==> flow/design.v (excerpt) <==
module ARM (
    input clk,
    input rst,
    output [31:0] imem_addr,
    input [31:0] imem_data,
    output [17:0] SRAM_ADDR,
    output [15:0] SRAM_DQ_O,
    input [15:0] SRAM_DQ_I,
    output SRAM_WE_N
);
==> flow/config.mk <==
export PLATFORM = sky130hd
export DESIGN_NAME = ARM
export DESIGN_NICKNAME = ARM
export VERILOG_FILES = /design/flow/design.v
export SDC_FILE = /design/flow/constraint.sdc
export NUM_CORES = 4
export LEC_CHECK = 0
export CAP_MARGIN = 20
export CORE_MARGIN = 2
export CORE_UTILIZATION = 29
export PLACE_DENSITY = 0.6
export SETUP_SLACK_MARGIN = 0.4
export SLEW_MARGIN = 20
==> flow/constraint.sdc <==
create_clock -name core_clock -period 20.5 [get_ports {clk}]
set_input_delay 4.1000 -clock core_clock [delete_from_list [all_inputs] [get_ports {clk}]]
set_output_delay 4.1000 -clock core_clock [all_outputs]
set_load 0.01 [all_outputs]
run.sh (not shown) runs the stock make flow with config.mk's settings and CLKGATE_MAP_FILE=.
The starting point produced a clean layout.
Change:
CORE_UTILIZATION = 59   (was 29)
PLACE_DENSITY = default   (was 0.6)
SETUP_SLACK_MARGIN = 2.82   (was 0.4)
clock period = 11.7 ns   (was 20.5 ns; I/O delays follow)
Result: The changed run never finished: it broke off in 5_1_grt with GRT-0116. Area after synthesis does not change. Die size went down by 50%. Synthesized cell count is unchanged.
Change:
CORE_UTILIZATION = 45   (was 59)
SETUP_SLACK_MARGIN = default   (was 2.82)
TNS_END_PERCENT = 5   (was default)
clock period = 11.4 ns   (was 11.7 ns; I/O delays follow)
Result: Now the flow completed, yet does not pass: setup timing; die size rose by 31%; synthesized area does not change; synthesized cell count stays the same.

---

Starting RTL as in the previous note.
Settings: LEC_CHECK=0, ABC_AREA=0, CAP_MARGIN=20, CELL_PAD_IN_SITES_GLOBAL_PLACEMENT=1, CORE_ASPECT_RATIO=0.86, CORE_MARGIN=4, CORE_UTILIZATION=61, CTS_CLUSTER_DIAMETER=344, CTS_CLUSTER_SIZE=29, GPL_TIMING_DRIVEN=0, MAX_ROUTING_LAYER=met4, MIN_ROUTING_LAYER=met1, PLACE_DENSITY_LB_ADDON=0.23, SETUP_SLACK_MARGIN=2.1, SLEW_MARGIN=15, TNS_END_PERCENT=55; clock period 18.2 ns.
The baseline failed in 5_1_grt with GRT-0232.
Then changed:
Settings changed: ABC_AREA 0 to unset, CELL_PAD_IN_SITES_GLOBAL_PLACEMENT 1 to unset, CORE_ASPECT_RATIO 0.86 to unset, CORE_MARGIN 4 to 2, CORE_UTILIZATION 61 to 29, CTS_CLUSTER_DIAMETER 344 to unset, CTS_CLUSTER_SIZE 29 to unset, GPL_TIMING_DRIVEN 0 to unset, MAX_ROUTING_LAYER met4 to unset, MIN_ROUTING_LAYER met1 to unset, PLACE_DENSITY set to 0.6, PLACE_DENSITY_LB_ADDON 0.23 to unset, SETUP_SLACK_MARGIN 2.1 to 0.4, SLEW_MARGIN 15 to 20, TNS_END_PERCENT 55 to unset.
Clock period 18.2 ns to 29.2 ns, I/O delays scaled along.
Outcome:
- This time the run completed without violations
- synthesized area does not change
- die area rose by 100%
- synthesized cell count is unchanged
Then changed:
Settings changed: CORE_UTILIZATION 29 to 47, PLACE_DENSITY 0.6 to unset, SETUP_SLACK_MARGIN 0.4 to 2.98.
Clock period 29.2 ns to 11.4 ns, I/O delays scaled along.
=> This time the run ended with an error in 5_1_grt with ODB-0269; synthesized cell count is unchanged; die area came out lower by well over a third; synthesized area does not change.
Then changed:
Settings changed: CORE_UTILIZATION 47 to 40.
Result: Now the flow finished with setup timing left; die size climbs by about 17%; synthesized cell count stays the same; area after synthesis is unchanged.

---

ARM again, from the RTL that the note above started with.
==> flow/config.mk <==
export PLATFORM = sky130hd
export DESIGN_NAME = ARM
export DESIGN_NICKNAME = ARM
export VERILOG_FILES = /design/flow/design.v
export SDC_FILE = /design/flow/constraint.sdc
export NUM_CORES = 4
export LEC_CHECK = 0
export CAP_MARGIN = 20
export CORE_MARGIN = 2
export CORE_UTILIZATION = 72
export PLACE_DENSITY = 0.6
export SETUP_SLACK_MARGIN = -1.13
export SLEW_MARGIN = 20
==> flow/constraint.sdc <==
create_clock -name core_clock -period 11.9 [get_ports {clk}]
set_input_delay 2.3800 -clock core_clock [delete_from_list [all_inputs] [get_ports {clk}]]
set_output_delay 2.3800 -clock core_clock [all_outputs]
set_load 0.01 [all_outputs]
The starting point stopped in clock tree synthesis, error DPL-0033.
Change:
CORE_UTILIZATION = 48   (was 72)
PLACE_DENSITY = not set   (was 0.6)
SETUP_SLACK_MARGIN = -0.25   (was -1.13)
clock period = 13.8 ns   (was 11.9 ns; I/O delays follow)
This time the run finished but fails on negative setup slack.
Synthesized cell count does not change.
Area after synthesis does not change.
Die size climbs by 49%.
Change:
CORE_UTILIZATION = 57   (was 48)
SETUP_SLACK_MARGIN = not set   (was -0.25)
clock period = 11.7 ns   (was 13.8 ns; I/O delays follow)
=> This time the run did not get past global routing on GRT-0116. Synthesized cell count stays the same. Area after synthesis is unchanged. Die area drops by about a fifth.
Change:
CORE_UTILIZATION = 66   (was 57)
SETUP_SLACK_MARGIN = 3.9   (was not set)
clock period = 14.1 ns   (was 11.7 ns; I/O delays follow)
The new run never finished: it broke off in clock tree synthesis with DPL-0033.
Area after synthesis does not change.
Synthesized cell count is unchanged.
Die size went down by about 13%.

---

## v30
ARM again, from the RTL that the note above started with.
clock: 13.9 ns
lec_check: 0
cap_margin: 15
core_margin: 2
core_utilization: 71
cts_cluster_diameter: 210
cts_cluster_size: 31
setup_slack_margin: -1.29
slew_margin: 20
Status(v30) = ERROR, stage = detailed placement (3_5_place_dp)
### v30 -> v50
- swapping -1.29 for 0.4 in SETUP_SLACK_MARGIN
- putting PLACE_DENSITY at 0.6 where nothing was set
- clearing CTS_CLUSTER_DIAMETER, which used to be 210
- clearing CTS_CLUSTER_SIZE, which used to be 31
- swapping 71 for 40 in CORE_UTILIZATION
- swapping 15 for 20 in CAP_MARGIN
- swapping 13.9 for 21.0 in the clock period (ns, I/O delays scaled along)
[summary]
- The flow did not stop early for v50: all stages ran, and the layout cleared the timing, DRC and antenna checks.
- Reported for v50 and v30, post-synthesis cell area turned out identical to the last digit.
- Floorplan core area delta (v50 − v30): unfavourable
- Re share of synthesized cell area in and, or, nand and nor gates: no difference whatsoever between v30 and v50.
- Comparing v50 against v30, there is no change at all in number of synthesized register bits.
- Compared with v30, v50 shows a number of core rows that is 37 higher.
- Compared with v30, v50 shows a higher die outline width.
- Against v30, die area in v50 came out worse.
Edits applied to the flow inputs when going from v50 to v41:
- CORE_UTILIZATION changed from 40 to 53
- the clock period (ns, I/O delays scaled along) changed from 21.0 to 16.5
Findings:
- Sort v50 and v41 by post-CTS resize count asc -> top: v50
- Compared with v50, v41 shows full die area lower by 24%.
- Total setup buffers inserted after CTS: v41 vs v50 up 41
- Against v50, v41 comes in 327 higher on number of cells after detailed placement.
- v41 did not run to completion, as it errored out during global routing (5_1_grt).
Input-level comparison between v14 and v41:
- TNS_END_PERCENT: unset -> 5
- CORE_UTILIZATION: 53 -> 58
- PLACE_DENSITY: 0.6 -> unset
- SETUP_SLACK_MARGIN: 0.4 -> unset
- CTS_CLUSTER_SIZE: unset -> 20
- the clock period (ns, I/O delays scaled along): 16.5 -> 14.3
Notes after the runs:
v14 did not finish: a tool error stopped it during global routing (5_1_grt). Initial standard-cell utilization of the core was lower in v41 than in v14. Against v41, v14 comes in about 9% lower on full die area. Looking at post-detailed-placement cell area, v14 sits 1600 um2 above v41. Count of port buffers added during placement delta (v41 -> v14): insignificant. Final estimated routing congestion in global placement (higher): v14.
--- input diff v14..v20 ---
- setting PLACE_DENSITY to 0.6 for the first time
- setting SETUP_SLACK_MARGIN to 0.4 for the first time
- changing CORE_UTILIZATION from 58 to 40
- removing TNS_END_PERCENT (formerly 5)
- removing CTS_CLUSTER_SIZE (formerly 20)
- changing the clock period (ns, I/O delays scaled along) from 14.3 to 20.5
--- outcome ---
- Per the final summary, v20 finished and its layout is clean on timing, DRC and antenna.
- Xor and xnor fraction of the mapped netlist area came out exactly the same in v20 and v14.
- Number of placement rows: v20 and v14 compared, higher one is v20
- Diff v14 -> v20: worst slack at placement grew by 1920 ps, die area rose about 44%, proportion of register bits with asynchronous set or reset after synthesis closely matched the old numbers, sum of net half-perimeters after detailed placement has decreased, cell area after placement went down by 7500 um2.
- v20 vs v14: number of buffers inserted during clock tree synthesis up by a little under 10%
- Number of buffers inserted by post-CTS setup repair: v20 vs v14 down 14

---

Starting RTL as in the previous note.
Settings: LEC_CHECK=0, ABC_AREA=1, CAP_MARGIN=15, CELL_PAD_IN_SITES_DETAIL_PLACEMENT=2, CORE_ASPECT_RATIO=1.38, CORE_MARGIN=2, CORE_UTILIZATION=40, CTS_CLUSTER_DIAMETER=396, CTS_CLUSTER_SIZE=65, GPL_ROUTABILITY_DRIVEN=0, GPL_TIMING_DRIVEN=1, HOLD_SLACK_MARGIN=0.17, PLACE_DENSITY=0.6, SETUP_SLACK_MARGIN=0.4, SLEW_MARGIN=20; clock period 21.0 ns.
The baseline did not get past global routing on GRT-0116.
Edit:
Settings changed: ABC_AREA 1 to unset, CAP_MARGIN 15 to 30, CORE_ASPECT_RATIO 1.38 to unset, CTS_CLUSTER_DIAMETER 396 to unset, CTS_CLUSTER_SIZE 65 to unset, GPL_ROUTABILITY_DRIVEN 0 to unset, GPL_TIMING_DRIVEN 1 to unset, HOLD_SLACK_MARGIN 0.17 to unset, PLACE_DENSITY 0.6 to unset, SETUP_SLACK_MARGIN 0.4 to unset, SLEW_MARGIN 20 to 0.
The new run ended with an error in global routing (GRT-0116).
Synthesized cell count shrinks by 22%.
Area after synthesis grows by 1.4%.
Die size grows by 1.4%.

---

Setup of harbor:
Starting RTL as in the previous note.
clock: 21.0 ns
lec_check: 0
abc_area: 1
cap_margin: 15
core_aspect_ratio: 1.38
core_margin: 2
core_utilization: 40
cts_cluster_size: 65
gpl_routability_driven: 0
gpl_timing_driven: 1
place_density: 0.6
setup_slack_margin: 0.4
slew_margin: 20
Modified inputs, xenon compared to harbor
# harbor
export LEC_CHECK = 0
export ABC_AREA = 1
export CAP_MARGIN = 15
export CORE_ASPECT_RATIO = 1.38
export CORE_MARGIN = 2
export CORE_UTILIZATION = 40
export CTS_CLUSTER_SIZE = 65
export GPL_ROUTABILITY_DRIVEN = 0
export GPL_TIMING_DRIVEN = 1
export PLACE_DENSITY = 0.6
export SETUP_SLACK_MARGIN = 0.4
export SLEW_MARGIN = 20
create_clock -name core_clock -period 21.0 [get_ports {clk}]
# xenon
export LEC_CHECK = 0
export CAP_MARGIN = 20
export CORE_MARGIN = 2
export CORE_UTILIZATION = 70
export PLACE_DENSITY = 0.6
export SETUP_SLACK_MARGIN = -1.22
export SLEW_MARGIN = 20
create_clock -name core_clock -period 11.9 [get_ports {clk}]
## What came out
- xenon: it failed with a tool error in global routing, so there are no final results.
- Summary: with harbor as the reference, area of the mapped netlist in xenon moved up slightly.
- Compared with harbor, xenon shows mean cell area of the mapped netlist that has gone up by more than a quarter.
- Per the comparison of xenon with harbor, count of placed standard cells including taps lost 12%; minimum setup slack after placement lost 4000 ps.
- xenon reports a higher chip area in the Yosys report than harbor does.
- Diff harbor -> xenon: die area went down; area share of and-or/or-and cells after synthesis went down.
